===== flow/config.mk =====
export PLATFORM = sky130hd
export DESIGN_NAME = TPU
export DESIGN_NICKNAME = TPU
export VERILOG_FILES = /design/flow/design.v
export SDC_FILE = /design/flow/constraint.sdc
export NUM_CORES = 4
export LEC_CHECK = 0
export ABC_AREA = 0
export CAP_MARGIN = 10
export CELL_PAD_IN_SITES_GLOBAL_PLACEMENT = 2
export CORE_ASPECT_RATIO = 1.61
export CORE_MARGIN = 2
export CORE_UTILIZATION = 62
export CTS_CLUSTER_SIZE = 69
export PLACE_DENSITY_LB_ADDON = 0.29
export SLEW_MARGIN = 20
export TNS_END_PERCENT = 50

===== flow/constraint.sdc =====
create_clock -name core_clock -period 11.9 [get_ports {clk}]
set_input_delay 2.3800 -clock core_clock [delete_from_list [all_inputs] [get_ports {clk}]]
set_output_delay 2.3800 -clock core_clock [all_outputs]
set_load 0.01 [all_outputs]

===== flow/design.v =====
module PE(
    input           clk,
    input           rst_n,
    input           done,
    input [7:0]     west_in,
    input [7:0]     north_in,
    output reg [7:0]    east_out,
    output reg [7:0]    south_out,
    output reg [31:0]   result
);
reg [31:0] mult_res;
always @(negedge clk or negedge rst_n) begin
    if(!rst_n) begin
        east_out <= 8'b0;
        south_out <= 8'b0;
        result <= 32'b0;
        mult_res <= 32'b0;
    end
    else if(done) begin
        mult_res <= 32'b0;
        result <= 32'b0;
    end
    else begin
        mult_res <= west_in * north_in;
        result <= result + mult_res;
        east_out <= west_in;
        south_out <= north_in;
    end
end
endmodule
module TPU(
    clk,
    rst_n,
    in_valid,
    K,
    M,
    N,
    busy,
    A_wr_en,
    A_index,
    A_data_in,
    A_data_out,
    B_wr_en,
    B_index,
    B_data_in,
    B_data_out,
    C_wr_en,
    C_index,
    C_data_in,
    C_data_out
);
input               clk;
input               rst_n;
input               in_valid;
input [7:0]         K;
input [7:0]         M;
input [7:0]         N;
output reg          busy;
output reg          A_wr_en;
output reg [15:0]   A_index;
output reg [31:0]   A_data_in;
input      [31:0]   A_data_out;
output reg          B_wr_en;
output reg [15:0]   B_index;
output reg [31:0]   B_data_in;
input      [31:0]   B_data_out;
output reg          C_wr_en;
output reg [15:0]   C_index;
output reg [127:0]  C_data_in;
input      [127:0]  C_data_out;
integer i, j;
reg     done;
wire [7:0]      east_out[3:0][3:0];
wire [7:0]      south_out[3:0][3:0];
wire [127:0]    result[3:0];
reg [7:0]   A_data_reg [3:0][3:0];
reg [7:0]   B_data_reg [3:0][3:0];
reg [15:0]  counter;
reg [7:0]   K_reg, M_per_compute, M_reg, N_per_compute, N_reg;
reg [7:0]   M_div, M_mod, N_div, N_mod;
reg [7:0]   row_grp, col_grp;
PE P00(clk, rst_n, done, A_data_reg[0][0], B_data_reg[0][0], east_out[0][0], south_out[0][0], result[0][127:96]);
PE P01(clk, rst_n, done, east_out[0][0], B_data_reg[1][0], east_out[0][1], south_out[0][1], result[0][95:64]);
PE P02(clk, rst_n, done, east_out[0][1], B_data_reg[2][0], east_out[0][2], south_out[0][2], result[0][63:32]);
PE P03(clk, rst_n, done, east_out[0][2], B_data_reg[3][0], east_out[0][3], south_out[0][3], result[0][31:0]);
PE P10(clk, rst_n, done, A_data_reg[1][0], south_out[0][0], east_out[1][0], south_out[1][0], result[1][127:96]);
PE P11(clk, rst_n, done, east_out[1][0], south_out[0][1], east_out[1][1], south_out[1][1], result[1][95:64]);
PE P12(clk, rst_n, done, east_out[1][1], south_out[0][2], east_out[1][2], south_out[1][2], result[1][63:32]);
PE P13(clk, rst_n, done, east_out[1][2], south_out[0][3], east_out[1][3], south_out[1][3], result[1][31:0]);
PE P20(clk, rst_n, done, A_data_reg[2][0], south_out[1][0], east_out[2][0], south_out[2][0], result[2][127:96]);
PE P21(clk, rst_n, done, east_out[2][0], south_out[1][1], east_out[2][1], south_out[2][1], result[2][95:64]);
PE P22(clk, rst_n, done, east_out[2][1], south_out[1][2], east_out[2][2], south_out[2][2], result[2][63:32]);
PE P23(clk, rst_n, done, east_out[2][2], south_out[1][3], east_out[2][3], south_out[2][3], result[2][31:0]);
PE P30(clk, rst_n, done, A_data_reg[3][0], south_out[2][0], east_out[3][0], south_out[3][0], result[3][127:96]);
PE P31(clk, rst_n, done, east_out[3][0], south_out[2][1], east_out[3][1], south_out[3][1], result[3][95:64]);
PE P32(clk, rst_n, done, east_out[3][1], south_out[2][2], east_out[3][2], south_out[3][2], result[3][63:32]);
PE P33(clk, rst_n, done, east_out[3][2], south_out[2][3], east_out[3][3], south_out[3][3], result[3][31:0]);
always @ (posedge clk or negedge rst_n) begin
    if(!rst_n) begin
        busy <= 1'b0;
        done <= 1'b0;
        A_wr_en <= 1'b0;
        A_index <= 16'b0;
        A_data_in <= 32'b0;
        B_wr_en <= 1'b0;
        B_index <= 16'b0;
        B_data_in <= 32'b0;
        C_wr_en <= 1'b0;
        C_index <= 16'b0;
        C_data_in <= 128'b0;
        counter <= 16'b0;
        K_reg <= 8'b0;
        M_reg <= 8'b0;
        N_reg <= 8'b0;
        for(i=0; i<4; i=i+1) begin
            for(j=0; j<4; j=j+1) begin
                A_data_reg[i][j] <= 8'b0;
                B_data_reg[i][j] <= 8'b0;
            end
        end
    end
    else if(in_valid) begin
        busy <= 1'b1;
        done <= 1'b0;
        M_reg <= M;
        K_reg <= K;
        N_reg <= N;
        M_mod = M % 4;
        N_mod = N % 4;
        M_div = (M_mod == 0 ? M/4 : M/4 + 1);
        N_div = (N_mod == 0 ? N/4 : N/4 + 1);
        col_grp <= 8'b0;
        row_grp <= 8'b0;
    end
    else if(busy) begin
        done = 1'b0;
        N_per_compute = (col_grp+1 == N_div && N_mod != 0 ? N_mod : 4);
        M_per_compute = (row_grp+1 == M_div && M_mod != 0 ? M_mod : 4);
        for(i=0; i<4; i=i+1) begin
            A_data_reg[i][0] = A_data_reg[i][1];
            A_data_reg[i][1] = A_data_reg[i][2];
            A_data_reg[i][2] = A_data_reg[i][3];
            A_data_reg[i][3] = 8'b0;
            B_data_reg[i][0] = B_data_reg[i][1];
            B_data_reg[i][1] = B_data_reg[i][2];
            B_data_reg[i][2] = B_data_reg[i][3];
            B_data_reg[i][3] = 8'b0;
        end
        if(counter < K_reg) begin
            A_data_reg[0][0] = A_data_out[31: 24];
            A_data_reg[1][1] = A_data_out[23: 16];
            A_data_reg[2][2] = A_data_out[15: 8];
            A_data_reg[3][3] = A_data_out[7: 0];
            B_data_reg[0][0] = B_data_out[31: 24];
            B_data_reg[1][1] = B_data_out[23: 16];
            B_data_reg[2][2] = B_data_out[15: 8];
            B_data_reg[3][3] = B_data_out[7: 0];
        end
        if(counter < K_reg) begin
            A_index = A_index + 1;
            B_index = B_index + 1;
        end
        else begin
            A_index = (row_grp+1 == M_div ? 16'b0 : K_reg * (row_grp + 1));
            B_index = (row_grp+1 == M_div ? K_reg * (col_grp + 1) : K_reg * col_grp);
        end
        if(counter >= K_reg + N_per_compute) begin
            C_wr_en = 1'b1;
            C_index = col_grp * M_reg + row_grp * 4 + counter - K_reg - N_per_compute;
            C_data_in = result[counter - K_reg - N_per_compute];
        end
        else begin
            C_wr_en = 1'b0;
            C_index = 16'b0;
        end
        counter <= counter + 1;
        if(counter == K_reg + M_per_compute + N_per_compute) begin
            if(row_grp+1 == M_div && col_grp+1 == N_div) begin
                busy <= 1'b0;
                A_index = 16'b0;
                B_index = 16'b0;
            end
            else if(row_grp+1 < M_div) begin
                row_grp = row_grp + 1;
            end
            else if(row_grp+1 == M_div) begin
                col_grp = col_grp + 1;
                row_grp = 0;
            end
            done = 1'b1;
            counter <= 8'b0;
        end
    end
end
endmodule

===== flow/run.sh =====
#!/bin/bash
# the make line also repeats each setting of config.mk as NAME=value (left out here)
make -C /OpenROAD-flow-scripts/flow DESIGN_CONFIG=/design/flow/config.mk WORK_HOME=/design/flow/orfs CLKGATE_MAP_FILE= finish

==> results of run 1 <==
==> reports/metrics.csv, run 1 <==
metric,value,unit
chip_area,179000,um^2
initial_utilization,62.3,%
topCombFamilyByArea,adder cells,
netlist.top_cell.by_area,dfrtn_1,
chipWidth,334,um
last-stage-reached,3_1_place_gp_skip_io,
avgSynthCellArea,9.78,um^2
tool.error,[ERROR FLW-0024] Place density exceeds 1.0 (current PLACE_DENSITY_LB_ADDON =  0.29). Please check if the value of  PLACE_DENSITY_LB_ADDON is between 0 and 0.99.,
synth.cells.most_frequent,"1393 x nand2_1, 1143 x inv_1, 1025 x ha_1",
async_reset_ff_share,97.5,%
synth-edff-count,34,
yosys.area_share.simple,16.5,%
outcome,stopped before the end,
yosys_cells,11100,
area_leaders,"dfrtn_1 22%, fa_1 14%, ha_1 12%",
syn-cell-area,109000,um^2
post_synth_inst_count,11100,
netlist.area_leader.share,22.0,%
synth.mux.area_fraction,6.65,%
core_area,175000,um^2
yosys.area_share.adder,26.2,%
post_synth_xor_area_fraction,4.88,%
post_synth_ao_oa_area_fraction,8.19,%
ys.flops,1365,
yosys_area,109000,um^2
ys_seq_share,31.5,%
die_h,536,um
ys_warn_count,6,
synthMostInstantiatedCell,nand2_1,
synthDistinctLibCells,95,
yosys_most_used_dff,dfrtn_1,
placement_rows,195,
==> run 2: changes to the inputs <==
ABC_AREA = 1   (was 0)
CAP_MARGIN = 20   (was 10)
CELL_PAD_IN_SITES_GLOBAL_PLACEMENT = 3   (was 2)
CORE_ASPECT_RATIO = unset   (was 1.61)
CORE_UTILIZATION = 72   (was 62)
CTS_CLUSTER_DIAMETER = 232   (was unset)
CTS_CLUSTER_SIZE = unset   (was 69)
GPL_ROUTABILITY_DRIVEN = 0   (was unset)
MAX_ROUTING_LAYER = met5   (was unset)
PLACE_DENSITY_LB_ADDON = 0.1   (was 0.29)
TNS_END_PERCENT = unset   (was 50)
clock period = 8.2 ns   (was 11.9 ns; I/O delays follow)
==> run 2 against run 1 <==
  * The flow again stops in 3_1_place_gp_skip_io
  * Die area shrank 12%
  * Area after synthesis is 2.5% higher
  * Synthesized cell count increased by 29%
==> reports/metrics.csv, run 2 <==
metric,value,unit,change
synthMostInstantiatedCell,nand2_1,,
post_synth_xor_area_fraction,1.68,%,-3.2 points
yosys.area_share.simple,19.3,%,+2.9 points
die_h,398,um,-26%
placement_rows,144,,-26%
last-stage-reached,3_1_place_gp_skip_io,,
ys_seq_share,30.7,%,-0.77 points
post_synth_inst_count,14400,,+29%
syn-cell-area,112000,um^2,+2.5%
netlist.area_leader.share,21.5,%,-0.54 points
chip_area,158000,um^2,-12%
synthDistinctLibCells,61,,-36%
yosys_cells,14400,,+29%
topCombFamilyByArea,adder cells,,
tool.error,[ERROR FLW-0024] Place density exceeds 1.0 (current PLACE_DENSITY_LB_ADDON =  0.1). Please check if the value of  PLACE_DENSITY_LB_ADDON is between 0 and 0.99.,,
yosys_most_used_dff,dfrtn_1,,
yosys_area,112000,um^2,+2.5%
chipWidth,398,um,+19%
synth-edff-count,34,,unchanged
ys.flops,1365,,unchanged
post_synth_ao_oa_area_fraction,10.9,%,+2.7 points
netlist.top_cell.by_area,dfrtn_1,,
avgSynthCellArea,7.75,um^2,-21%
synth.mux.area_fraction,0,%,-6.6 points
ys_warn_count,6,,unchanged
area_leaders,"dfrtn_1 21%, fa_1 14%, nand2_1 12%",,
async_reset_ff_share,97.5,%,unchanged
outcome,stopped before the end,,
synth.cells.most_frequent,"3535 x nand2_1, 2710 x inv_1, 1031 x o21ai_0",,
yosys.area_share.adder,25.6,%,-0.64 points
core_area,154000,um^2,-12%
initial_utilization,72.5,%,+10 points
==> run 3: changes to the inputs <==
CELL_PAD_IN_SITES_GLOBAL_PLACEMENT = unset   (was 3)
CTS_CLUSTER_DIAMETER = 381   (was 232)
CTS_CLUSTER_SIZE = 21   (was unset)
GPL_ROUTABILITY_DRIVEN = unset   (was 0)
MAX_ROUTING_LAYER = unset   (was met5)
PLACE_DENSITY_LB_ADDON = 0.16   (was 0.1)
SETUP_SLACK_MARGIN = -0.23   (was unset)
clock period = 2.43 ns   (was 8.2 ns; I/O delays follow)
==> run 3 against run 2 <==
  * The run fails in 5_1_grt
  * Die area did not move
  * Area after synthesis stayed put
  * Synthesized cell count did not move
==> reports/metrics.csv, run 3 <==
metric,value,unit,change
ys_seq_share,30.7,%,unchanged
die_h,398,um,unchanged
yosys_cells,14400,,unchanged
ys.flops,1365,,unchanged
placedInstanceArea,131000,um^2,
cts.path.max_buffers,3,,
count_of_clock_tree_sinks,1365,,
cts.root.buffer_cell,clkbuf_16,,
cts_buffers,74,,
synth.cells.most_frequent,"3535 x nand2_1, 2710 x inv_1, 1031 x o21ai_0",,
pin_count,463,,
avgSynthCellArea,7.75,um^2,unchanged
yosys.area_share.simple,19.3,%,unchanged
synthMostInstantiatedCell,nand2_1,,
core_area,154000,um^2,unchanged
chipWidth,398,um,unchanged
area_leaders,"dfrtn_1 21%, fa_1 14%, nand2_1 12%",,
synthDistinctLibCells,61,,unchanged
yosys.area_share.adder,25.6,%,unchanged
dp_hpwl,282000,um,
chip_area,158000,um^2,unchanged
grtUsageTotal,58.8,%,
post_synth_inst_count,14400,,unchanged
post_synth_xor_area_fraction,1.68,%,unchanged
gp_congestion,1.05,,
overflow,116,,
cts.htree.levels,3,,
yosys_area,112000,um^2,unchanged
netlist.top_cell.by_area,dfrtn_1,,
initial_utilization,72.5,%,unchanged
netlist.area_leader.share,21.5,%,unchanged
topCombFamilyByArea,adder cells,,
post_synth_ao_oa_area_fraction,10.9,%,unchanged
ys_warn_count,6,,unchanged
yosys_most_used_dff,dfrtn_1,,
last-stage-reached,5_1_grt,,
async_reset_ff_share,97.5,%,unchanged
synth.mux.area_fraction,0,%,unchanged
outcome,stopped before the end,,
tool.error,[ERROR GRT-0232] Routing congestion too high. Check the congestion heatmap in the GUI.,,
placement_rows,144,,unchanged
syn-cell-area,112000,um^2,unchanged
port-buffer-count,268,,
synth-edff-count,34,,unchanged
==> run 3: per-layer routing <==
metal / overflow / track usage [%]
met1: 5 / 63.4
met2: 51 / 81.9
met3: 17 / 33.5
met4: 43 / 47.8
met5: 0 / 20.2
==> run 3: stage by stage <==
step                cells  setup slack (ns)
floorplan           14500             -2.63
global placement    18000             -2.88
detailed placement  18000             -2.96
CTS                 18200             -2.89
==> run 3: repair_timing <==
action / 4_1_cts
hold buffers: 1
resized: 352
pin swaps: 191
setup buffers: 92
gates cloned: 2
endpoints found under the setup margin: 882
endpoints found under the hold margin: 13
==> run 4: changes to the inputs <==
ABC_AREA = 0   (was 1)
CELL_PAD_IN_SITES_GLOBAL_PLACEMENT = 1   (was unset)
CORE_ASPECT_RATIO = 0.74   (was unset)
CORE_MARGIN = 10   (was 2)
CORE_UTILIZATION = 66   (was 72)
CTS_CLUSTER_DIAMETER = 117   (was 381)
CTS_CLUSTER_SIZE = 26   (was 21)
GPL_ROUTABILITY_DRIVEN = 0   (was unset)
GPL_TIMING_DRIVEN = 0   (was unset)
PLACE_DENSITY_LB_ADDON = 0.23   (was 0.16)
SETUP_SLACK_MARGIN = 0.07   (was -0.23)
clock period = 8.41 ns   (was 2.43 ns; I/O delays follow)
==> run 4 against run 3 <==
  * Synthesized cell count fell by 23%
  * Now fails the layout checks on negative setup slack
  * Area after synthesis shrank 2.4%
  * Die area increased by 15%
==> reports/metrics.csv, run 4 <==
metric,value,unit,change
synth-edff-count,34,,unchanged
internal_power,21700,uW,
wire_per_inst,23.4,um,
power.static_leakage,0.0590,uW,
cts.path.max_buffers,3,,unchanged
outcome,finished with violations,,
final-setup-viol-count,41,,
avgSynthCellArea,9.78,um^2,+26%
synth.mux.area_fraction,6.65,%,+6.6 points
timing.hold.worst_path_depth,2,,
power_switching_share,47.6,%,
power.sequential.fraction,26.0,%,
cts_buffers,59,,-20%
synthDistinctLibCells,95,,+56%
reg2reg_to,P03.mult_res[15],,
post_synth_xor_area_fraction,4.88,%,+3.2 points
layout.failed_checks,negative setup slack,,
total_switching_power,19800,uW,
drt_pass1_iterations,7,,
worstSetupEndpoint,P03.mult_res[15],,
ff2ff_setup_slack,-0.49,ns,
ir_worst_vdd,0.279,mV,
cap_violations,0,,
post_synth_ao_oa_area_fraction,8.19,%,-2.7 points
layout.nets,13700,,
detail_route.vias_per_cell,6.07,,
layout.filler_cells,11900,,
topCombFamilyByArea,adder cells,,
worst_hold_path.endpoint,B_data_reg[7][3],,
yosys.area_share.adder,26.2,%,+0.64 points
tool_warnings,202,,
grtUsageTotal,35.1,%,
min_path_type,flop to flop,,
clock.latency.late_pin,0.78,ns,
hold_path.startpoint,B_data_reg[6][3],,
cts.root.buffer_cell,clkbuf_16,,
utilization,73.3,%,
clock_tree_from_tritoncts,yes,,
overflow,0,,
syn-cell-area,109000,um^2,-2.4%
antenna_violating_nets_post_route,0,,
timing.reg2reg.worst_path_depth,16,,
netlist.top_cell.by_area,dfrtn_1,,
ys_seq_share,31.5,%,+0.77 points
combinationalPower,27100,uW,
die_h,370,um,-7.1%
flow.area_growth_from_synthesis,10.5,%,
ys.flops,1365,,unchanged
crit_path_cell_trace,"buf_8, and2_4, fa_1, ha_4, inv_2, fa_1, inv_1, fa_1, ha_4, a21oi_4, nor2b_1, o21a_1, o41ai_4, o21ai_2, a31oi_1, mux2_4",,
worst-slew-pin-transition,1.25,ns,
yosys_cells,11100,,-23%
combPwrFrac,65.2,%,
critical_path.max_fanout,7,,
placement_rows,128,,-11%
cpMaxStageDelayCell,fa_1,,
critical_path.startpoint_type,flop,,
initial_utilization,66.4,%,-6.2 points
area_leaders,"dfrtn_1 22%, fa_1 14%, ha_1 12%",,
pin_count,463,,unchanged
grt_start_max_net_pins,152,,
route.final.wire_length,327000,um,
critical_path.top_delay_family,adder cells,,
clock_net_power,3640,uW,
required,4.72,ns,
arrival,5.22,ns,
netlist.area_leader.share,22.0,%,+0.54 points
number_of_antenna_violations_at_the_first_check_in_global_routing,20,,
yosys_area,109000,um^2,-2.4%
cts.htree.levels,2,,-1
worstPathBufferInverterCount,3,,
vias,84800,,
chipWidth,492,um,+24%
async_reset_ff_share,97.5,%,unchanged
yosys.area_share.simple,16.5,%,-2.9 points
final_number_of_max_transition_violations,0,,
ys_warn_count,6,,unchanged
post-layout-total-power,41500,uW,
core_area,164000,um^2,+6.7%
worst-path-stages,16,,
synthMostInstantiatedCell,nand2_1,,
setup_tns,-10.12,ns,
finalClockSkew,0.0951,ns,
chip_area,182000,um^2,+15%
crit_path_start,B_data_reg[3][2],,
slew-limit-headroom,16.5,%,
power_density,344,nW/um^2,
crit_path_end_kind,flop,,
cts_hold_repair.buffers,0,,-1
count_of_clock_tree_sinks,1365,,unchanged
port-buffer-count,268,,unchanged
clock_power_share,8.8,%,
final_hold_violation_count,0,,
crit_type,flop to flop,,
power_top_consumer,combinational logic,,
grt_pass1_vias,84400,,
worst_path_most_repeated_cell,fa_1,,
critical_path.reg2reg.startpoint,B_data_reg[3][2],,
post_synth_inst_count,11100,,-23%
post-route-worst-setup-slack,-0.493,ns,
grt_first_pass_wirelength,499000,um,
unrepaired_setup_endpoints_after_global_routing,true,,
dr.first_iter.drc_count,8956,,
dp_hpwl,255000,um,-9.7%
pg_seq,10800,uW,
register_clock_pin_slew_on_the_reported_worst_setup_and_hold_paths,0.11,ns,
detail_route.drc_violations,0,,
synth.cells.most_frequent,"1393 x nand2_1, 1143 x inv_1, 1025 x ha_1",,
slowest_delay,0.54,ns,
yosys_most_used_dff,dfrtn_1,,
## run 4: metrics by stage
stage / std cells / hold slack, ns / setup WS, ns / cell area, um^2
after detailed placement: 13700 / 0.452 / -0.865 / 116000
after floorplan: 11200 / 0.439 / -0.179 / 110000
after global routing: 13900 / 0.502 / -0.583 / 120000
after global placement: 13700 / 0.451 / -56.91 / 115000
after CTS: 13900 / 0.478 / -0.382 / 119000
final: 14000 / 0.474 / -0.493 / 120000
## run 4: metal layers
metal  global-route usage [%]  routed length [um]  vias to the layer above
met1                     50.1              137000                    42300
met4                     12.7               14200                       14
li1                         -                   -                    37800
met5                    0.132                 487                        -
met3                     11.8               40000                      697
met2                     50.0              136000                     4014
## run 4: timing repair
action / CTS / global route
gates cloned: 2 / 2
resized: 219 / 156
endpoints found under the setup margin: 53 / 96
pin swaps: 117 / 70
buffers inserted: 95 / 49
## run 4: area by class of cell
class / instances / area, um^2 / share of cell area [%]
diodes: 23 / 57.6 / 0.0478
repair buffers: 441 / 4530 / 3.76
clock buffers: 91 / 1640 / 1.36
plain buffers: 522 / 2780 / 2.31
well taps: 2210 / 2770 / 2.30
flip-flops and latches: 1365 / 34300 / 28.5
inverters: 1144 / 4310 / 3.58
multi-input cells: 8164 / 70000 / 58.1
clock inverters: 5 / 47.5 / 0.0395
==> run 5: changes to the inputs <==
ABC_AREA = 1   (was 0)
CELL_PAD_IN_SITES_DETAIL_PLACEMENT = 0   (was unset)
CELL_PAD_IN_SITES_GLOBAL_PLACEMENT = 2   (was 1)
CORE_ASPECT_RATIO = 1.5   (was 0.74)
CORE_MARGIN = 2   (was 10)
CTS_CLUSTER_DIAMETER = 116   (was 117)
SETUP_SLACK_MARGIN = 0.13   (was 0.07)
==> run 5 against run 4 <==
  * The run now fails in 3_1_place_gp_skip_io
  * Area after synthesis increased by 2.5%
  * Synthesized cell count rose by 29%
  * Die area down 5.1%
==> reports/metrics.csv, run 5 <==
metric,value,unit,change
outcome,stopped before the end,,
last-stage-reached,3_1_place_gp_skip_io,,
tool.error,[ERROR FLW-0024] Place density exceeds 1.0 (current PLACE_DENSITY_LB_ADDON =  0.23). Please check if the value of  PLACE_DENSITY_LB_ADDON is between 0 and 0.99.,,
initial_utilization,66.2,%,-0.12 points
core_area,169000,um^2,+2.7%
netlist.area_leader.share,21.5,%,-0.54 points
post_synth_ao_oa_area_fraction,10.9,%,+2.7 points
avgSynthCellArea,7.75,um^2,-21%
ys_seq_share,30.7,%,-0.77 points
yosys_cells,14400,,+29%
yosys.area_share.adder,25.6,%,-0.64 points
chipWidth,340,um,-31%
synthDistinctLibCells,61,,-36%
post_synth_inst_count,14400,,+29%
ys.flops,1365,,unchanged
syn-cell-area,112000,um^2,+2.5%
area_leaders,"dfrtn_1 21%, fa_1 14%, nand2_1 12%",,
synth-edff-count,34,,unchanged
die_h,508,um,+37%
netlist.top_cell.by_area,dfrtn_1,,
ys_warn_count,6,,unchanged
yosys.area_share.simple,19.3,%,+2.9 points
synth.mux.area_fraction,0,%,-6.6 points
topCombFamilyByArea,adder cells,,
placement_rows,185,,+45%
chip_area,173000,um^2,-5.1%
synth.cells.most_frequent,"3535 x nand2_1, 2710 x inv_1, 1031 x o21ai_0",,
yosys_area,112000,um^2,+2.5%
async_reset_ff_share,97.5,%,unchanged
post_synth_xor_area_fraction,1.68,%,-3.2 points
yosys_most_used_dff,dfrtn_1,,
synthMostInstantiatedCell,nand2_1,,
==> run 6: changes to the inputs <==
ABC_AREA = unset   (was 1)
CELL_PAD_IN_SITES_DETAIL_PLACEMENT = unset   (was 0)
CELL_PAD_IN_SITES_GLOBAL_PLACEMENT = 1   (was 2)
CORE_ASPECT_RATIO = 1.16   (was 1.5)
CORE_MARGIN = 5   (was 2)
CORE_UTILIZATION = 40   (was 66)
CTS_CLUSTER_DIAMETER = unset   (was 116)
CTS_CLUSTER_SIZE = unset   (was 26)
MAX_ROUTING_LAYER = met4   (was unset)
PLACE_DENSITY_LB_ADDON = unset   (was 0.23)
SETUP_SLACK_MARGIN = unset   (was 0.13)
clock period = 10.0 ns   (was 8.41 ns; I/O delays follow)
==> run 6 against run 5 <==
  * Now clean on timing, DRC and antenna
  * Area after synthesis shrank 2.4%
  * Die area increased by 64%
  * Synthesized cell count is 23% lower
==> reports/metrics.csv, run 6 <==
metric,value,unit,change
outcome,no timing/DRC/antenna violations,,
final_number_of_max_transition_violations,0,,
syn-cell-area,109000,um^2,-2.4%
clock.latency.late_pin,0.87,ns,
cts.htree.levels,4,,
internal_power,20100,uW,
grtUsageTotal,25.8,%,
final_area,124000,um^2,
grt_first_pass_wirelength,538000,um,
async_reset_ff_share,97.5,%,unchanged
register_clock_pin_slew_on_the_reported_worst_setup_and_hold_paths,0.06,ns,
die_h,572,um,+13%
netlist.area_leader.share,22.0,%,+0.54 points
critical_path.top_delay_family,adder cells,,
topCombFamilyByArea,adder cells,,
netlist.top_cell.by_area,dfrtn_1,,
slew-limit-headroom,21.2,%,
cts.root.buffer_cell,clkbuf_16,,
area_leaders,"dfrtn_1 22%, fa_1 14%, ha_1 12%",,
power_density,295,nW/um^2,
combPwrFrac,56.8,%,
ys_seq_share,31.5,%,+0.77 points
power.static_leakage,0.0601,uW,
count_of_clock_tree_sinks,1365,,
power.sequential.fraction,25.3,%,
post-route-worst-setup-slack,0.183,ns,
reg2reg_to,P01.mult_res[15],,
worstPathBufferInverterCount,2,,
tool_warnings,191,,
synth-edff-count,34,,unchanged
wire_per_inst,23.0,um,
port-buffer-count,268,,
worst_slack_at_placement,-0.683,ns,
cap_violations,0,,
critical_path.max_fanout,8,,
worstSetupEndpoint,P01.mult_res[15],,
dp_hpwl,285000,um,
crit_path_start,B_data_reg[11][2],,
final_hold_violation_count,0,,
chipWidth,495,um,+46%
combinationalPower,20700,uW,
final-setup-viol-count,0,,
layout.filler_cells,26200,,
ir_worst_vdd,0.196,mV,
flow.area_growth_from_synthesis,13.4,%,
yosys_cells,11100,,-23%
arrival,5.47,ns,
critical_path.startpoint_type,flop,,
dr.first_iter.drc_count,4566,,
ys_warn_count,6,,unchanged
pin_count,463,,
slowest_delay,0.53,ns,
placement_rows,206,,+11%
post_synth_ao_oa_area_fraction,8.19,%,-2.7 points
synth.mux.area_fraction,6.65,%,+6.6 points
min_path_type,flop to flop,,
cts_buffers,176,,
total_switching_power,16400,uW,
crit_type,flop to flop,,
post_synth_xor_area_fraction,4.88,%,+3.2 points
yosys.area_share.adder,26.2,%,+0.64 points
unrepaired_setup_endpoints_after_global_routing,true,,
post-place-cells,15200,,
crit_path_cell_trace,"and2_1, fa_1, fa_1, inv_1, fa_1, inv_1, fa_1, ha_1, a21oi_1, nor2b_1, o21a_1, o41ai_4, o21ai_1, a31oi_1, mux2_2",,
clock_net_power,6540,uW,
synthDistinctLibCells,95,,+56%
antenna_violating_nets_post_route,0,,
cts_hold_repair.buffers,0,,
overflow,0,,
pg_seq,9250,uW,
yosys_area,109000,um^2,-2.4%
hold_path.startpoint,A_data_reg[1][7],,
number_of_antenna_violations_at_the_first_check_in_global_routing,14,,
required,5.66,ns,
final-seq-area,34400,um^2,
core_area,271000,um^2,+61%
ff2ff_setup_slack,0.18,ns,
critical_path.reg2reg.startpoint,B_data_reg[11][2],,
layout.nets,13700,,
initial_utilization,40.2,%,-26 points
non_filler_instance_count_after_layout,15500,,
vias,81000,,
timing.reg2reg.worst_path_depth,15,,
finalClockSkew,0.0859,ns,
synth.cells.most_frequent,"1393 x nand2_1, 1143 x inv_1, 1025 x ha_1",,
yosys.area_share.simple,16.5,%,-2.9 points
placedInstanceArea,118000,um^2,
avgSynthCellArea,9.78,um^2,+26%
worst_path_most_repeated_cell,fa_1,,
grt_pass1_vias,83800,,
power_switching_share,45.0,%,
worst-slew-pin-transition,1.18,ns,
ys.flops,1365,,unchanged
holdWs,0.464,ns,
chip_area,283000,um^2,+64%
yosys_most_used_dff,dfrtn_1,,
drt_pass1_iterations,5,,
grt_start_max_net_pins,135,,
synthMostInstantiatedCell,nand2_1,,
cts.path.max_buffers,4,,
crit_path_end_kind,flop,,
clock_tree_from_tritoncts,yes,,
detail_route.vias_per_cell,5.24,,
combGateArea,68600,um^2,
post_synth_inst_count,11100,,-23%
route.final.wire_length,355000,um,
cpMaxStageDelayCell,fa_1,,
timing.hold.worst_path_depth,2,,
detail_route.drc_violations,0,,
worst_hold_path.endpoint,A_data_reg[2][7],,
clock_power_share,17.9,%,
worst-path-stages,15,,
power_top_consumer,combinational logic,,
setup_tns,0,ns,
[run 6: layout make-up]
cell class                      instances  share of cell area, %
Clock buffer                          246                   4.15
Inverter                             1144                   3.47
Tap cell                             3640                   3.68
Timing Repair Buffer                  322                   2.98
Clock inverter                         69                  0.586
Antenna cell                           18                 0.0364
Multi-Input combinational cell       8164                   55.5
Buffer                                492                   1.83
Sequential cell                      1365                   27.8
[run 6: per-stage QoR]
stage | util [%] | power [uW]
2_1_floorplan | - | 23200
3_3_place_gp | 42.9 | 29700
3_5_place_dp | 43.3 | 29900
4_1_cts | 45.5 | 36700
5_1_grt | 45.5 | 39700
6_report | 45.6 | 36500
[run 6: metal layers]
metal | part of all wire [%] | global-route usage, % | vias to the layer above
li1 | - | - | 37900
met1 | 44 | 33.5 | 40800
met2 | 48 | 42.2 | 1767
met3 | 4.2 | 2.71 | 534
met4 | 4.1 | 8.83 | 0
met5 | 0 | - | -
[run 6: timing repair]
item	4_1_cts	5_1_grt
pin swaps	1	2
setup endpoints to repair	22	20
buffers inserted	0	12
resized	30	50
gates cloned	0	0
==> run 7: changes to the inputs <==
ABC_AREA = 0   (was unset)
CELL_PAD_IN_SITES_GLOBAL_PLACEMENT = unset   (was 1)
CORE_ASPECT_RATIO = 0.81   (was 1.16)
CORE_MARGIN = 2   (was 5)
CORE_UTILIZATION = 71   (was 40)
CTS_CLUSTER_DIAMETER = 117   (was unset)
GPL_ROUTABILITY_DRIVEN = unset   (was 0)
GPL_TIMING_DRIVEN = 1   (was 0)
MAX_ROUTING_LAYER = unset   (was met4)
SETUP_SLACK_MARGIN = 0.07   (was unset)
clock period = 9.62 ns   (was 10.0 ns; I/O delays follow)
==> run 7 against run 6 <==
  * Still clean on timing, DRC and antenna
  * Critical path depth did not move
  * Die area fell by 45%
  * Total power rose by 0.68%
  * Register-to-register slack barely moved
  * Cell area fell by 3.5%
  * Critical path type unchanged
  * Largest cell class unchanged
==> reports/metrics.csv, run 7 <==
metric,value,unit,change
outcome,no timing/DRC/antenna violations,,
detail_route.drc_violations,0,,unchanged
worst-slew-pin-transition,1.13,ns,-0.0498 ns
power_switching_share,44.7,%,-0.28 points
post_synth_xor_area_fraction,4.88,%,unchanged
clock_net_power,5950,uW,-9.0%
power.static_leakage,0.0591,uW,-1.6%
overflow,0,,unchanged
synth.mux.area_fraction,6.65,%,unchanged
crit_path_cell_trace,"and2_1, fa_1, fa_1, inv_1, fa_1, inv_1, fa_1, ha_1, a21oi_2, nor2b_1, o21a_1, o41ai_4, o21ai_2, a31oi_1, mux2_4",,
tool_warnings,187,,-2.1%
initial_utilization,71.5,%,+31 points
worst_path_most_repeated_cell,fa_1,,
min_path_type,flop to flop,,
clock_tree_from_tritoncts,yes,,
worstPathBufferInverterCount,2,,unchanged
yosys_area,109000,um^2,unchanged
power.sequential.fraction,27.0,%,+1.7 points
finalClockSkew,0.0924,ns,+0.00654 ns
yosys_most_used_dff,dfrtn_1,,
synth-edff-count,34,,unchanged
die_h,357,um,-38%
synth.cells.most_frequent,"1393 x nand2_1, 1143 x inv_1, 1025 x ha_1",,
yosys.area_share.simple,16.5,%,unchanged
chip_area,157000,um^2,-45%
reg2reg_to,P20.mult_res[15],,
total_switching_power,16500,uW,about the same
crit_type,flop to flop,,
grt_pass1_vias,82800,,-1.2%
internal_power,20300,uW,+1.2%
power_top_consumer,combinational logic,,
grt_start_max_net_pins,170,,+26%
post-layout-total-power,36800,uW,+0.68%
cts_buffers,147,,-16%
gp_congestion,0.939,,
cap_violations,0,,unchanged
slew-limit-headroom,24.0,%,+2.7 points
route.final.wire_length,276000,um,-22%
detail_route.vias_per_cell,6.03,,+15%
cts.path.max_buffers,3,,-1
pin_count,463,,unchanged
post_synth_inst_count,11100,,unchanged
wire_per_inst,20.6,um,-10%
critical_path.top_delay_family,adder cells,,
syn-cell-area,109000,um^2,unchanged
cts_hold_repair.buffers,0,,unchanged
pg_seq,9920,uW,+7.2%
flow.area_growth_from_synthesis,9.44,%,
critical_path.reg2reg.startpoint,A_data_reg[7][2],,
grtUsageTotal,35.7,%,+9.9 points
vias,81100,,+0.070%
async_reset_ff_share,97.5,%,unchanged
synthMostInstantiatedCell,nand2_1,,
critical_path.max_fanout,7,,-1
grt_first_pass_wirelength,445000,um,-17%
arrival,5.20,ns,-0.27 ns
cts.root.buffer_cell,clkbuf_16,,
required,5.38,ns,-0.28 ns
antenna_violating_nets_post_route,0,,unchanged
worstSetupEndpoint,P20.mult_res[15],,
crit_path_end_kind,flop,,
avgSynthCellArea,9.78,um^2,unchanged
worst-path-stages,15,,unchanged
port-buffer-count,268,,unchanged
register_clock_pin_slew_on_the_reported_worst_setup_and_hold_paths,0.06,ns,about the same
final_number_of_max_transition_violations,0,,unchanged
clock_power_share,16.2,%,-1.7 points
dr.first_iter.drc_count,7096,,+55%
combinationalPower,20900,uW,about the same
layout.nets,13300,,-2.8%
ys_seq_share,31.5,%,unchanged
cpMaxStageDelayCell,fa_1,,
final_area,119000,um^2,-3.5%
utilization,78.2,%,+33 points
cts.htree.levels,4,,unchanged
hold_path.startpoint,B_data_reg[1][4],,
post_synth_ao_oa_area_fraction,8.19,%,unchanged
drt_pass1_iterations,7,,+2
crit_path_start,A_data_reg[7][2],,
chipWidth,439,um,-11%
placedInstanceArea,114000,um^2,-3.3%
count_of_clock_tree_sinks,1365,,unchanged
clock.latency.late_pin,0.81,ns,-0.06 ns
combPwrFrac,56.9,%,about the same
ys.flops,1365,,unchanged
worst_hold_path.endpoint,B_data_reg[2][4],,
final_hold_violation_count,0,,unchanged
area_leaders,"dfrtn_1 22%, fa_1 14%, ha_1 12%",,
netlist.area_leader.share,22.0,%,unchanged
ir_worst_vdd,0.442,mV,+130%
core_area,153000,um^2,-44%
timing.hold.worst_path_depth,2,,unchanged
post-route-worst-setup-slack,0.186,ns,+0.00332 ns
netlist.top_cell.by_area,dfrtn_1,,
ff2ff_setup_slack,0.19,ns,about the same
yosys.area_share.adder,26.2,%,unchanged
critical_path.startpoint_type,flop,,
unrepaired_setup_endpoints_after_global_routing,true,,
layout.filler_cells,10200,,-61%
holdWs,0.462,ns,-0.00264 ns
final-setup-viol-count,0,,unchanged
ys_warn_count,6,,unchanged
yosys_cells,11100,,unchanged
worst_slack_at_placement,-0.0846,ns,+0.598 ns
synthDistinctLibCells,95,,unchanged
timing.reg2reg.worst_path_depth,15,,unchanged
placement_rows,129,,-37%
dp_hpwl,205000,um,-28%
slowest_delay,0.53,ns,about the same
power_density,308,nW/um^2,+4.3%
number_of_antenna_violations_at_the_first_check_in_global_routing,21,,+7
topCombFamilyByArea,adder cells,,
## run 7: what timing repair did
item,CTS,global route
pin swaps,0,33
setup buffers,0,20
endpoints found under the setup margin,9,18
gates resized,12,62
## run 7: cell type report
type	count	area, um^2	share of cell area (%)
clock buffers	214	4390	3.68
clock inverters	57	641	0.537
multi-input cells	8164	68700	57.6
flip-flops and latches	1365	34400	28.8
well taps	2030	2540	2.13
inverters	1144	4290	3.60
repair buffers	453	4380	3.67
diodes	8	20.0	0.0168
## run 7: metal layers
| layer | wire [um] | up-vias | part of all wire [%] | global-route usage (%) |
|---|---|---|---|---|
| met2 | 126000 | 3124 | 45 | 54.8 |
| met1 | 120000 | 40300 | 44 | 51.9 |
| met4 | 9320 | 10 | 3.4 | 11.8 |
| met5 | 66 | - | 0.024 | 0 |
| met3 | 21000 | 569 | 7.6 | 6.26 |
| li1 | - | 37000 | - | - |
## run 7: metrics by stage
step                setup TNS (ns)  std cells
floorplan                        0      11200
global placement                 0      13100
detailed placement         -0.0913      13100
CTS                              0      13400
global route                     0      13400
finish                           0      13400
==> run 8: changes to the inputs <==
ABC_AREA = unset   (was 0)
CAP_MARGIN = 15   (was 20)
CORE_ASPECT_RATIO = unset   (was 0.81)
CTS_CLUSTER_DIAMETER = unset   (was 117)
GPL_TIMING_DRIVEN = unset   (was 1)
MAX_ROUTING_LAYER = met4   (was unset)
SETUP_SLACK_MARGIN = unset   (was 0.07)
clock period = 5.47 ns   (was 9.62 ns; I/O delays follow)
==> run 8 against run 7 <==
  * Now fails the layout checks on negative setup slack
  * Synthesized cell count did not move
  * Hold slack worse by 0.21 ns
  * Sequential share of layout area fell by 1.6 points
  * Register-to-register slack worse by 1.9 ns
==> reports/metrics.csv, run 8 <==
metric,value,unit,change
outcome,finished with violations,,
layout.failed_checks,negative setup slack,,
yosys.area_share.adder,26.2,%,unchanged
synth.mux.area_fraction,6.65,%,unchanged
synthMostInstantiatedCell,nand2_1,,
slew-limit-headroom,19.3,%,-4.6 points
area_leaders,"dfrtn_1 22%, fa_1 14%, ha_1 12%",,
cap_violations,0,,unchanged
die_h,396,um,+11%
pin_count,463,,unchanged
unrepaired_setup_endpoints_after_global_routing,true,,
setup_tns,-100.67,ns,-100.67 ns
crit_path_start,B_data_reg[11][2],,
final_area,126000,um^2,+5.9%
power.sequential.fraction,24.0,%,-3.0 points
grt_start_max_net_pins,165,,-2.9%
post_synth_inst_count,11100,,unchanged
post_synth_xor_area_fraction,4.88,%,unchanged
wire_per_inst,21.8,um,+6.2%
port-buffer-count,268,,unchanged
core_area,152000,um^2,-0.17%
arrival,5.02,ns,-0.18 ns
avgSynthCellArea,9.78,um^2,unchanged
slowest_delay,0.56,ns,+0.03 ns
ir_worst_vdd,0.560,mV,+27%
final-setup-viol-count,92,,+92
flow.area_growth_from_synthesis,15.9,%,
combinationalPower,43800,uW,+110%
critical_path.reg2reg.startpoint,B_data_reg[11][2],,
yosys.area_share.simple,16.5,%,unchanged
crit_path_end_kind,flop,,
overflow,0,,unchanged
required,3.28,ns,-2.10 ns
critical_path.startpoint_type,flop,,
grtUsageTotal,39.6,%,+3.9 points
synthDistinctLibCells,95,,unchanged
tool_warnings,174,,-7.0%
vias,86000,,+6.1%
combPwrFrac,61.0,%,+4.1 points
worstPathBufferInverterCount,3,,+1
antenna_violating_nets_post_route,0,,unchanged
clock_power_share,15.0,%,-1.2 points
cts_buffers,153,,+4.1%
cpMaxStageDelayCell,fa_1,,
syn-cell-area,109000,um^2,unchanged
netlist.top_cell.by_area,dfrtn_1,,
crit_type,flop to flop,,
placedInstanceArea,118000,um^2,+3.8%
detail_route.vias_per_cell,6.14,,+1.8%
count_of_clock_tree_sinks,1365,,unchanged
layout.nets,13800,,+4.1%
worst-slew-pin-transition,1.20,ns,+0.0707 ns
crit_path_cell_trace,"buf_4, buf_4, nand2_1, fa_1, fa_1, inv_1, fa_1, fa_1, ha_4, nor3_1, nor2_1, o41ai_4, o21ai_2, a31oi_1, mux2_2",,
min_path_type,input port to asynchronous set/reset pin,,
cts_hold_repair.buffers,0,,unchanged
yosys_most_used_dff,dfrtn_1,,
topCombFamilyByArea,adder cells,,
netlist.area_leader.share,22.0,%,unchanged
power_switching_share,45.0,%,+0.26 points
total_switching_power,32300,uW,+96%
final_number_of_max_transition_violations,0,,unchanged
layout.filler_cells,8762,,-14%
internal_power,39500,uW,+94%
ys_seq_share,31.5,%,unchanged
dr.first_iter.drc_count,7644,,+7.7%
async_reset_ff_share,97.5,%,unchanged
ff2ff_setup_slack,-1.74,ns,-1.93 ns
post-route-worst-setup-slack,-1.74,ns,-1.93 ns
power_top_consumer,combinational logic,,
worst-path-stages,15,,unchanged
post-place-cells,13600,,+3.5%
critical_path.top_delay_family,adder cells,,
reg2reg_to,P01.mult_res[15],,
cts.path.max_buffers,3,,unchanged
drt_pass1_iterations,8,,+1
critical_path.max_fanout,6,,-1
register_clock_pin_slew_on_the_reported_worst_setup_and_hold_paths,0.06,ns,about the same
power_density,569,nW/um^2,+84%
dp_hpwl,227000,um,+10%
placement_rows,143,,+11%
cts.root.buffer_cell,clkbuf_16,,
worstSetupEndpoint,P01.mult_res[15],,
cts.htree.levels,4,,unchanged
clock_net_power,10800,uW,+82%
grt_pass1_vias,87800,,+6.1%
synth.cells.most_frequent,"1393 x nand2_1, 1143 x inv_1, 1025 x ha_1",,
timing.reg2reg.worst_path_depth,15,,unchanged
clock_tree_from_tritoncts,yes,,
chip_area,157000,um^2,about the same
pg_seq,17200,uW,+73%
initial_utilization,71.6,%,+0.12 points
route.final.wire_length,306000,um,+11%
finalClockSkew,0.104,ns,+0.0113 ns
number_of_antenna_violations_at_the_first_check_in_global_routing,29,,+38%
chipWidth,396,um,-9.9%
power.static_leakage,0.0624,uW,+5.6%
non_filler_instance_count_after_layout,14000,,+4.2%
final_hold_violation_count,0,,unchanged
ys_warn_count,6,,unchanged
post_synth_ao_oa_area_fraction,8.19,%,unchanged
worst_path_most_repeated_cell,fa_1,,
clock.latency.late_pin,0.81,ns,about the same
holdWs,0.252,ns,-0.209 ns
detail_route.drc_violations,0,,unchanged
synth-edff-count,34,,unchanged
yosys_area,109000,um^2,unchanged
gp_congestion,0.990,,+5.3%
grt_first_pass_wirelength,476000,um,+7.1%
yosys_cells,11100,,unchanged
ys.flops,1365,,unchanged
-- run 8: final cells by class --
| cell class | count | area, um^2 | share of cell area [%] |
|---|---|---|---|
| antenna | 23 | 57.6 | 0.0456 |
| clock buffer | 220 | 4450 | 3.52 |
| clock inverter | 63 | 853 | 0.675 |
| inverter | 1144 | 4320 | 3.42 |
| multi-input combinational | 8164 | 70600 | 55.9 |
| sequential | 1365 | 34300 | 27.2 |
| tap | 2030 | 2540 | 2.01 |
| timing repair buffer | 989 | 9150 | 7.24 |
-- run 8: through the flow --
step	util [%]	power (uW)	setup WS [ns]
2_1_floorplan	-	43000	-1.65
3_3_place_gp	77.5	54800	-1.66
3_5_place_dp	77.5	56400	-1.81
4_1_cts	82.0	69400	-1.69
5_1_grt	83.0	76600	-1.88
6_report	83.0	71800	-1.74
-- run 8: repair_timing --
item                       in CTS  in global routing
resized                       254                255
pin swaps                     196                170
setup endpoints to repair     107                182
cloned                          0                  3
setup buffers                  88                 67
-- run 8: metal layers --
| layer | share of wire (%) | vias to the layer above | wire length, um | track usage (%) |
|---|---|---|---|---|
| met1 | 41 | 43100 | 124000 | 53.6 |
| met4 | 3.5 | 0 | 10700 | 13.3 |
| met2 | 47 | 3978 | 143000 | 60.5 |
| met5 | 0 | - | 0 | - |
| met3 | 9.1 | 739 | 27800 | 7.79 |
| li1 | - | 38100 | - | - |
==> run 9: changes to the inputs <==
CAP_MARGIN = 20   (was 15)
CORE_UTILIZATION = 72   (was 71)
CTS_CLUSTER_SIZE = 30   (was unset)
HOLD_SLACK_MARGIN = 0.3   (was unset)
MAX_ROUTING_LAYER = unset   (was met4)
PLACE_DENSITY_LB_ADDON = 0.11   (was unset)
SLEW_MARGIN = 40   (was 20)
clock period = 7.92 ns   (was 5.47 ns; I/O delays follow)
==> run 9 against run 8 <==
  * The layout still fails its checks (negative setup slack)
  * Wire length shrank 5.1%
  * Die area is 1.4% lower
  * Register-to-register slack better by 1.1 ns
  * Synthesized cell count unchanged
  * Flip-flop count did not move
  * Cell count fell by 2.2%
  * Global-route usage shrank 2.1 points
  * Clock power down 29%
  * Total power is 33% lower
  * First-iteration DRC count is 4.6% higher
  * Combinational power is 35% lower
  * Cell area is 2.6% lower
  * Critical endpoint is now P00.mult_res[15]
==> reports/metrics.csv, run 9 <==
metric,value,unit,change
placedInstanceArea,116000,um^2,-2.1%
ff2ff_setup_slack,-0.64,ns,+1.10 ns
required,4.53,ns,+1.25 ns
dp_hpwl,212000,um,-6.4%
ir_worst_vdd,0.419,mV,-25%
power_top_consumer,combinational logic,,
port-buffer-count,268,,unchanged
synth-edff-count,34,,unchanged
min_path_type,flop to flop,,
crit_type,flop to flop,,
yosys_area,109000,um^2,unchanged
cts_hold_repair.buffers,0,,unchanged
post-route-worst-setup-slack,-0.644,ns,+1.10 ns
timing.hold.worst_path_depth,2,,
grt_start_max_net_pins,110,,-33%
worstPathBufferInverterCount,5,,+2
grt_first_pass_wirelength,458000,um,-3.7%
netlist.top_cell.by_area,dfrtn_1,,
route.final.wire_length,290000,um,-5.1%
tool_warnings,181,,+4.0%
register_clock_pin_slew_on_the_reported_worst_setup_and_hold_paths,0.06,ns,about the same
yosys.area_share.adder,26.2,%,unchanged
combPwrFrac,59.0,%,-2.0 points
flow.area_growth_from_synthesis,12.8,%,
clock.latency.late_pin,0.83,ns,+0.02 ns
grtUsageTotal,37.6,%,-2.1 points
worstSetupEndpoint,P00.mult_res[15],,
post_synth_xor_area_fraction,4.88,%,unchanged
critical_path.max_fanout,3,,-3
pin_count,463,,unchanged
power_switching_share,44.7,%,-0.27 points
area_leaders,"dfrtn_1 22%, fa_1 14%, ha_1 12%",,
wire_per_inst,21.2,um,-3.1%
worst_hold_path.endpoint,A_data_reg[1][4],,
worst-path-stages,19,,+4
count_of_clock_tree_sinks,1365,,unchanged
combinationalPower,28300,uW,-35%
final_number_of_max_transition_violations,0,,unchanged
power.static_leakage,0.0607,uW,-2.8%
grt_pass1_vias,86300,,-1.7%
yosys_most_used_dff,dfrtn_1,,
detail_route.drc_violations,0,,unchanged
yosys_cells,11100,,unchanged
antenna_violating_nets_post_route,0,,unchanged
synthMostInstantiatedCell,nand2_1,,
synthDistinctLibCells,95,,unchanged
dr.first_iter.drc_count,7997,,+4.6%
unrepaired_setup_endpoints_after_global_routing,true,,
initial_utilization,72.6,%,+1.0 points
number_of_antenna_violations_at_the_first_check_in_global_routing,16,,-45%
cts_buffers,154,,+0.65%
outcome,finished with violations,,
drt_pass1_iterations,8,,unchanged
pg_seq,12100,uW,-30%
power_density,390,nW/um^2,-31%
final_area,123000,um^2,-2.6%
layout.failed_checks,negative setup slack,,
combGateArea,69700,um^2,-1.4%
die_h,393,um,-0.69%
crit_path_start,A_data_reg[15][3],,
critical_path.top_delay_family,adder cells,,
synth.mux.area_fraction,6.65,%,unchanged
synth.cells.most_frequent,"1393 x nand2_1, 1143 x inv_1, 1025 x ha_1",,
topCombFamilyByArea,adder cells,,
worst-slew-pin-transition,0.891,ns,-0.312 ns
power.sequential.fraction,25.1,%,+1.1 points
crit_path_end_kind,flop,,
timing.reg2reg.worst_path_depth,19,,+4
hold_path.startpoint,A_data_reg[0][4],,
reg2reg_to,P00.mult_res[15],,
final-setup-viol-count,51,,-45%
cpMaxStageDelayCell,fa_1,,
vias,84500,,-1.7%
avgSynthCellArea,9.78,um^2,unchanged
ys_warn_count,6,,unchanged
clock_power_share,15.9,%,+0.9 points
layout.nets,13600,,-2.0%
gp_congestion,0.975,,-1.5%
chip_area,155000,um^2,-1.4%
clock_net_power,7630,uW,-29%
ys_seq_share,31.5,%,unchanged
chipWidth,393,um,-0.69%
cts.root.buffer_cell,clkbuf_16,,
layout.filler_cells,8980,,+2.5%
final_hold_violation_count,0,,unchanged
critical_path.reg2reg.startpoint,A_data_reg[15][3],,
netlist.area_leader.share,22.0,%,unchanged
slew-limit-headroom,40.6,%,+21 points
total_switching_power,21500,uW,-34%
cts.htree.levels,4,,unchanged
clock_tree_from_tritoncts,yes,,
final-seq-area,34400,um^2,about the same
critical_path.startpoint_type,flop,,
arrival,5.18,ns,+0.16 ns
cap_violations,0,,unchanged
overflow,0,,unchanged
detail_route.vias_per_cell,6.17,,+0.47%
slowest_delay,0.48,ns,-0.08 ns
internal_power,26500,uW,-33%
core_area,150000,um^2,-1.4%
placement_rows,142,,-0.70%
crit_path_cell_trace,"buf_6, buf_4, buf_4, and2_1, ha_1, ha_4, inv_1, fa_1, inv_1, ha_4, fa_2, a21o_1, a21oi_4, nor2b_4, o21a_1, o41ai_2, o21ai_1, a31oi_1, mux2_2",,
worst_slack_at_placement,-0.525,ns,+1.28 ns
ys.flops,1365,,unchanged
finalClockSkew,0.107,ns,+0.00370 ns
syn-cell-area,109000,um^2,unchanged
cts.path.max_buffers,3,,unchanged
async_reset_ff_share,97.5,%,unchanged
post_synth_inst_count,11100,,unchanged
yosys.area_share.simple,16.5,%,unchanged
post_synth_ao_oa_area_fraction,8.19,%,unchanged
-- run 9: cell type report --
| cell class | instances | area share (%) |
|---|---|---|
| inverters | 1144 | 3.50 |
| repair buffers | 711 | 5.44 |
| diodes | 7 | 0.0142 |
| clock inverters | 81 | 0.915 |
| flip-flops and latches | 1365 | 27.9 |
| multi-input cells | 8164 | 56.6 |
| well taps | 2016 | 2.05 |
| clock buffers | 208 | 3.50 |
-- run 9: routing by layer --
metal / GRT usage (%) / vias to the layer above / routed length (um)
met3: 7.75 / 777 / 26100
met4: 12.6 / 10 / 10400
met5: 0 / - / 64
met1: 52.6 / 42300 / 119000
met2: 59.0 / 3911 / 135000
li1: - / 37600 / -
-- run 9: timing repair --
item	in CTS	in global routing
setup endpoints to repair	46	56
gates resized	143	169
pin swaps	137	115
buffers inserted	78	41
hold endpoints to repair	0	0
-- run 9: metrics by stage --
| stage | hold WS (ns) | utilization, % | total power (uW) | TNS [ns] | cells |
|---|---|---|---|---|---|
| global route | 0.478 | 81.9 | 51300 | -23.16 | 13700 |
| CTS | 0.443 | 81.3 | 46400 | -13.05 | 13700 |
| global placement | 0.448 | 76.9 | 36500 | -9.95 | 13300 |
| finish | 0.439 | 81.9 | 48000 | -16.54 | 13700 |
| floorplan | 0.439 | - | 29500 | -4.49 | 11200 |
| detailed placement | 0.446 | 77.0 | 37700 | -12.16 | 13300 |
==> run 10: changes to the inputs <==
ABC_AREA = 1   (was unset)
CELL_PAD_IN_SITES_DETAIL_PLACEMENT = 2   (was unset)
CELL_PAD_IN_SITES_GLOBAL_PLACEMENT = 2   (was unset)
CORE_ASPECT_RATIO = 1.58   (was unset)
CORE_MARGIN = 5   (was 2)
CORE_UTILIZATION = 29   (was 72)
CTS_CLUSTER_SIZE = unset   (was 30)
GPL_ROUTABILITY_DRIVEN = 0   (was unset)
GPL_TIMING_DRIVEN = 0   (was unset)
HOLD_SLACK_MARGIN = 0.13   (was 0.3)
MAX_ROUTING_LAYER = met4   (was unset)
PLACE_DENSITY_LB_ADDON = 0.05   (was 0.11)
SETUP_SLACK_MARGIN = 1.68   (was unset)
SLEW_MARGIN = 15   (was 40)
clock period = 10.0 ns   (was 7.92 ns; I/O delays follow)
==> run 10 against run 9 <==
  * Now clean on timing, DRC and antenna
  * Hold slack lost 0.027 ns
  * Clock skew grew 0.024 ns
  * Setup slack better by 1.1 ns
  * Cell area rose by 8.7%
  * Clock power decreased by 11%
  * Global-route usage shrank 9.9 points
  * Total power fell by 51%
  * Critical endpoint is now P20.mult_res[15]
  * Largest power group unchanged
  * Highest routed layer is now met4
==> reports/metrics.csv, run 10 <==
metric,value,unit,change
combPwrFrac,40.2,%,-19 points
core_area,384000,um^2,+160%
syn-cell-area,112000,um^2,+2.5%
route.final.wire_length,547000,um,+89%
yosys.area_share.adder,25.6,%,-0.64 points
crit_path_cell_trace,"buf_8, nand2_4, fa_1, fa_1, inv_1, fa_1, fa_2, ha_4, inv_6, nor3_4, nand3_2, nand3_2, nand2_2, inv_2, o21ai_2, nand2_2, o21ai_2, a21oi_4",,
yosys.area_share.simple,19.3,%,+2.9 points
utilization,34.8,%,-47 points
post_synth_inst_count,14400,,+29%
ir_worst_vdd,0.262,mV,-38%
grt_pass1_vias,117000,,+35%
critical_path.reg2reg.startpoint,A_data_reg[7][4],,
placement_rows,286,,+100%
cts_buffers,175,,+14%
final-setup-viol-count,0,,-100%
slew-limit-headroom,22.5,%,-18 points
required,5.75,ns,+1.22 ns
initial_utilization,29.1,%,-44 points
timing.hold.worst_path_depth,1,,-1
yosys_most_used_dff,dfrtn_1,,
chipWidth,504,um,+28%
async_reset_ff_share,97.5,%,unchanged
combinationalPower,9470,uW,-67%
worst_path_most_repeated_cell,fa_1,,
cap_violations,0,,unchanged
outcome,no timing/DRC/antenna violations,,
cts.htree.levels,4,,unchanged
yosys_area,112000,um^2,+2.5%
synth-edff-count,34,,unchanged
finalClockSkew,0.132,ns,+0.0243 ns
yosys_cells,14400,,+29%
clock.latency.late_pin,0.92,ns,+0.09 ns
avgSynthCellArea,7.75,um^2,-21%
pin_count,463,,unchanged
cts.root.buffer_cell,clkbuf_16,,
clock_power_share,28.7,%,+13 points
power_switching_share,42.6,%,-2.1 points
port-buffer-count,267,,-0.37%
drt_pass1_iterations,5,,-3
cpMaxStageDelayCell,fa_1,,
layout.nets,17200,,+27%
critical_path.startpoint_type,flop,,
ys_seq_share,30.7,%,-0.77 points
pg_seq,7310,uW,-40%
wire_per_inst,26.8,um,+27%
overflow,0,,unchanged
post_synth_xor_area_fraction,1.68,%,-3.2 points
worst_hold_path.endpoint,P12.result[31],,
synth.cells.most_frequent,"3535 x nand2_1, 2710 x inv_1, 1031 x o21ai_0",,
synthMostInstantiatedCell,nand2_1,,
worst-slew-pin-transition,1.16,ns,+0.272 ns
final_hold_violation_count,0,,unchanged
post-layout-total-power,23500,uW,-51%
ys.flops,1365,,unchanged
die_h,790,um,+100%
antenna_violating_nets_post_route,0,,unchanged
hold_path.startpoint,P12.result[31],,
area_leaders,"dfrtn_1 21%, fa_1 14%, nand2_1 12%",,
holdWs,0.412,ns,-0.0266 ns
reg2reg_to,P20.mult_res[15],,
grtUsageTotal,27.7,%,-9.9 points
cts_hold_repair.buffers,0,,unchanged
total_switching_power,10000,uW,-53%
chip_area,398000,um^2,+160%
ys_warn_count,6,,unchanged
timing.reg2reg.worst_path_depth,18,,-1
netlist.top_cell.by_area,dfrtn_1,,
register_clock_pin_slew_on_the_reported_worst_setup_and_hold_paths,0.06,ns,about the same
critical_path.max_fanout,11,,+8
grt_first_pass_wirelength,789000,um,+72%
unrepaired_setup_endpoints_after_global_routing,true,,
cts.path.max_buffers,4,,+1
topCombFamilyByArea,adder cells,,
number_of_antenna_violations_at_the_first_check_in_global_routing,38,,+22
tool_warnings,193,,+6.6%
critical_path.top_delay_family,adder cells,,
arrival,5.28,ns,+0.10 ns
worstSetupEndpoint,P20.mult_res[15],,
layout.filler_cells,44000,,+390%
ff2ff_setup_slack,0.47,ns,+1.11 ns
crit_path_start,A_data_reg[7][4],,
clock_net_power,6760,uW,-11%
final_number_of_max_transition_violations,0,,unchanged
power.static_leakage,0.0703,uW,+16%
detail_route.vias_per_cell,4.98,,-19%
min_path_type,flop to flop,,
detail_route.drc_violations,0,,unchanged
internal_power,13500,uW,-49%
power_top_consumer,combinational logic,,
power_density,176,nW/um^2,-55%
slowest_delay,0.54,ns,+0.06 ns
clock_tree_from_tritoncts,yes,,
synthDistinctLibCells,61,,-36%
grt_start_max_net_pins,143,,+30%
power.sequential.fraction,31.0,%,+5.9 points
crit_path_end_kind,flop,,
dr.first_iter.drc_count,3957,,-51%
worstPathBufferInverterCount,4,,-1
dp_hpwl,452000,um,+110%
crit_type,flop to flop,,
count_of_clock_tree_sinks,1365,,unchanged
vias,102000,,+20%
worst-path-stages,18,,-1
netlist.area_leader.share,21.5,%,-0.54 points
post_synth_ao_oa_area_fraction,10.9,%,+2.7 points
synth.mux.area_fraction,0,%,-6.6 points
flow.area_growth_from_synthesis,19.7,%,
==> run 10: repair_timing <==
action,CTS,global route
cloned,0,5
gates resized,361,470
pin swaps,188,215
setup endpoints to repair,365,444
buffers inserted,132,69
==> run 10: routing by layer <==
layer | global-route usage [%] | vias to the layer above | part of all wire (%)
met5 | - | - | 0
met4 | 18.6 | 0 | 8.8
met3 | 1.88 | 904 | 2.0
met2 | 53.5 | 1491 | 55
met1 | 26.1 | 52700 | 34
li1 | - | 46600 | -
==> run 10: metrics by stage <==
stage	area, um^2	instances	TNS, ns	setup WS [ns]
6_report	134000	20400	0	0.468
5_1_grt	134000	20400	0	0.329
4_1_cts	132000	20300	0	0.517
3_5_place_dp	123000	19900	-0.290	-0.133
3_3_place_gp	122000	19800	-	-65.04
2_1_floorplan	113000	14500	0	1.15
==> run 10: area by class of cell <==
class	instances	area [um^2]	area share [%]
clock buffers	242	5050	3.77
inverters	2720	10300	7.67
flip-flops and latches	1365	34300	25.7
multi-input cells	9732	67200	50.3
plain buffers	676	4020	3.01
repair buffers	523	5650	4.22
well taps	5040	6310	4.71
clock inverters	66	766	0.572
diodes	63	158	0.118
==> run 11: changes to the inputs <==
ABC_AREA = unset   (was 1)
CAP_MARGIN = 15   (was 20)
CELL_PAD_IN_SITES_DETAIL_PLACEMENT = unset   (was 2)
CELL_PAD_IN_SITES_GLOBAL_PLACEMENT = unset   (was 2)
CORE_ASPECT_RATIO = unset   (was 1.58)
CORE_MARGIN = 2   (was 5)
CORE_UTILIZATION = 72   (was 29)
CTS_CLUSTER_DIAMETER = 28   (was unset)
CTS_CLUSTER_SIZE = 32   (was unset)
GPL_ROUTABILITY_DRIVEN = unset   (was 0)
GPL_TIMING_DRIVEN = unset   (was 0)
HOLD_SLACK_MARGIN = -0.09   (was 0.13)
PLACE_DENSITY_LB_ADDON = unset   (was 0.05)
SETUP_SLACK_MARGIN = 1.67   (was 1.68)
SLEW_MARGIN = 20   (was 15)
clock period = 5.62 ns   (was 10.0 ns; I/O delays follow)
==> run 11 against run 10 <==
  * The layout now fails its checks (max-capacitance violations, max-slew violations, negative setup slack)
  * First-iteration DRC count went up to 3.3 times the previous value
  * Synthesized cell count down 23%
  * Flip-flop count stayed put
  * Critical path type unchanged
==> reports/metrics.csv, run 11 <==
metric,value,unit,change
final_hold_violation_count,0,,unchanged
placement_rows,142,,-50%
post_synth_xor_area_fraction,4.88,%,+3.2 points
post_synth_ao_oa_area_fraction,8.19,%,-2.7 points
setup_tns,-106.44,ns,-106.44 ns
layout.filler_cells,6099,,-86%
synth.cells.most_frequent,"1393 x nand2_1, 1143 x inv_1, 1025 x ha_1",,
gp_congestion,0.968,,
overflow,0,,unchanged
wire_per_inst,27.4,um,+2.3%
clock_power_share,24.8,%,-3.9 points
crit_type,flop to flop,,
worst-path-stages,15,,-3
route.final.wire_length,395000,um,-28%
area_leaders,"dfrtn_1 22%, fa_1 14%, ha_1 12%",,
cts.root.buffer_cell,clkbuf_16,,
dr.first_iter.drc_count,13000,,+230%
total_switching_power,38800,uW,+290%
power.sequential.fraction,20.0,%,-11 points
critical_path.top_delay_family,adder cells,,
ys_seq_share,31.5,%,+0.77 points
yosys_most_used_dff,dfrtn_1,,
timing.reg2reg.worst_path_depth,15,,-3
flow.area_growth_from_synthesis,24.0,%,
critical_path.startpoint_type,flop,,
synthDistinctLibCells,95,,+56%
ys_warn_count,6,,unchanged
slew-limit-headroom,-31.6,%,-54 points
avgSynthCellArea,9.78,um^2,+26%
die_h,393,um,-50%
power.static_leakage,0.0663,uW,-5.6%
core_area,150000,um^2,-61%
crit_path_cell_trace,"nand2_2, fa_1, fa_1, inv_1, fa_1, inv_1, fa_1, inv_2, ha_4, nor2b_2, o21a_1, o41ai_4, o21ai_2, a31oi_1, mux2_2",,
post_synth_inst_count,11100,,-23%
async_reset_ff_share,97.5,%,unchanged
number_of_antenna_violations_at_the_first_check_in_global_routing,48,,+26%
yosys.area_share.simple,16.5,%,-2.9 points
clock.latency.late_pin,1.00,ns,+0.08 ns
power_density,642,nW/um^2,+270%
cts_buffers,350,,+100%
worstSetupEndpoint,P00.mult_res[15],,
tool_warnings,176,,-8.8%
worst_slack_at_placement,-1.70,ns,-1.57 ns
pg_seq,17400,uW,+140%
power_switching_share,44.7,%,+2.1 points
initial_utilization,72.6,%,+44 points
ff2ff_setup_slack,-2.00,ns,-2.47 ns
placedInstanceArea,118000,um^2,-3.7%
power_top_consumer,combinational logic,,
topCombFamilyByArea,adder cells,,
antenna_violating_nets_post_route,0,,unchanged
grt_pass1_vias,98500,,-16%
yosys.area_share.adder,26.2,%,+0.64 points
finalClockSkew,0.129,ns,-0.00276 ns
detail_route.drc_violations,0,,unchanged
cts.htree.levels,5,,+1
cpMaxStageDelayCell,fa_1,,
combinationalPower,47900,uW,+410%
final_number_of_max_transition_violations,3,,+3
detail_route.vias_per_cell,6.75,,+36%
register_clock_pin_slew_on_the_reported_worst_setup_and_hold_paths,0.04,ns,-0.02 ns
vias,97300,,-4.3%
ys.flops,1365,,unchanged
dp_hpwl,227000,um,-50%
reg2reg_to,P00.mult_res[15],,
min_path_type,input port to asynchronous set/reset pin,,
syn-cell-area,109000,um^2,-2.4%
grtUsageTotal,47.4,%,+20 points
synth-edff-count,34,,unchanged
yosys_cells,11100,,-23%
internal_power,48000,uW,+260%
final_area,135000,um^2,+1.0%
yosys_area,109000,um^2,-2.4%
count_of_clock_tree_sinks,1365,,unchanged
post-place-cells,13500,,-32%
worstPathBufferInverterCount,3,,-1
crit_path_start,B_data_reg[15][4],,
combPwrFrac,55.2,%,+15 points
required,3.58,ns,-2.17 ns
final-setup-viol-count,94,,+94
grt_start_max_net_pins,119,,-17%
port-buffer-count,268,,+0.37%
synthMostInstantiatedCell,nand2_1,,
netlist.top_cell.by_area,dfrtn_1,,
crit_path_end_kind,flop,,
layout.failed_checks,"max-capacitance violations, max-slew violations, negative setup slack",,
chip_area,155000,um^2,-61%
ir_worst_vdd,0.517,mV,+98%
drt_pass1_iterations,13,,+8
arrival,5.59,ns,+0.31 ns
worst-slew-pin-transition,1.96,ns,+0.793 ns
post-route-worst-setup-slack,-2.00,ns,-2.47 ns
cts_hold_repair.buffers,0,,unchanged
critical_path.max_fanout,4,,-7
clock_net_power,21500,uW,+220%
non_filler_instance_count_after_layout,14400,,-29%
worst_path_most_repeated_cell,fa_1,,
slowest_delay,0.59,ns,+0.05 ns
synth.mux.area_fraction,6.65,%,+6.6 points
layout.nets,14100,,-18%
cts.path.max_buffers,4,,unchanged
critical_path.reg2reg.startpoint,B_data_reg[15][4],,
grt_first_pass_wirelength,551000,um,-30%
unrepaired_setup_endpoints_after_global_routing,true,,
pin_count,463,,unchanged
outcome,finished with violations,,
cap_violations,1,,+1
netlist.area_leader.share,22.0,%,+0.54 points
chipWidth,393,um,-22%
clock_tree_from_tritoncts,yes,,
==> run 11: metal layers <==
layer  track usage, %  wire [um]  vias up
li1                 -          -    38900
met1             57.9     134000    47000
met2             72.1     177000     8409
met3             13.0      51200     2993
met4             25.7      33600        0
met5                -          0        -
==> run 11: metrics by stage <==
stage	hold WS, ns	power [uW]	utilization (%)
after floorplan	0.439	42400	-
after global placement	0.447	53400	78.9
after detailed placement	0.451	55200	78.9
after CTS	0.107	79800	88.6
after global routing	0.134	89800	90.0
final	0.132	86800	90.0
==> run 11: what timing repair did <==
item	CTS	global route
endpoints found under the setup margin	1164	1164
resized	325	276
pin swaps	244	180
cloned	0	1
setup buffers	105	92
==> run 11: cell type report <==
cell class | instances | area, um^2 | area share, %
tap | 2016 | 2520 | 1.87
multi-input combinational | 8164 | 72000 | 53.3
antenna | 60 | 150 | 0.111
sequential | 1365 | 34400 | 25.4
inverter | 1144 | 4310 | 3.19
clock buffer | 442 | 9850 | 7.29
clock inverter | 185 | 2360 | 1.74
timing repair buffer | 1041 | 9620 | 7.11
Power figures rest on the tool's default switching activity, not on a simulated workload.
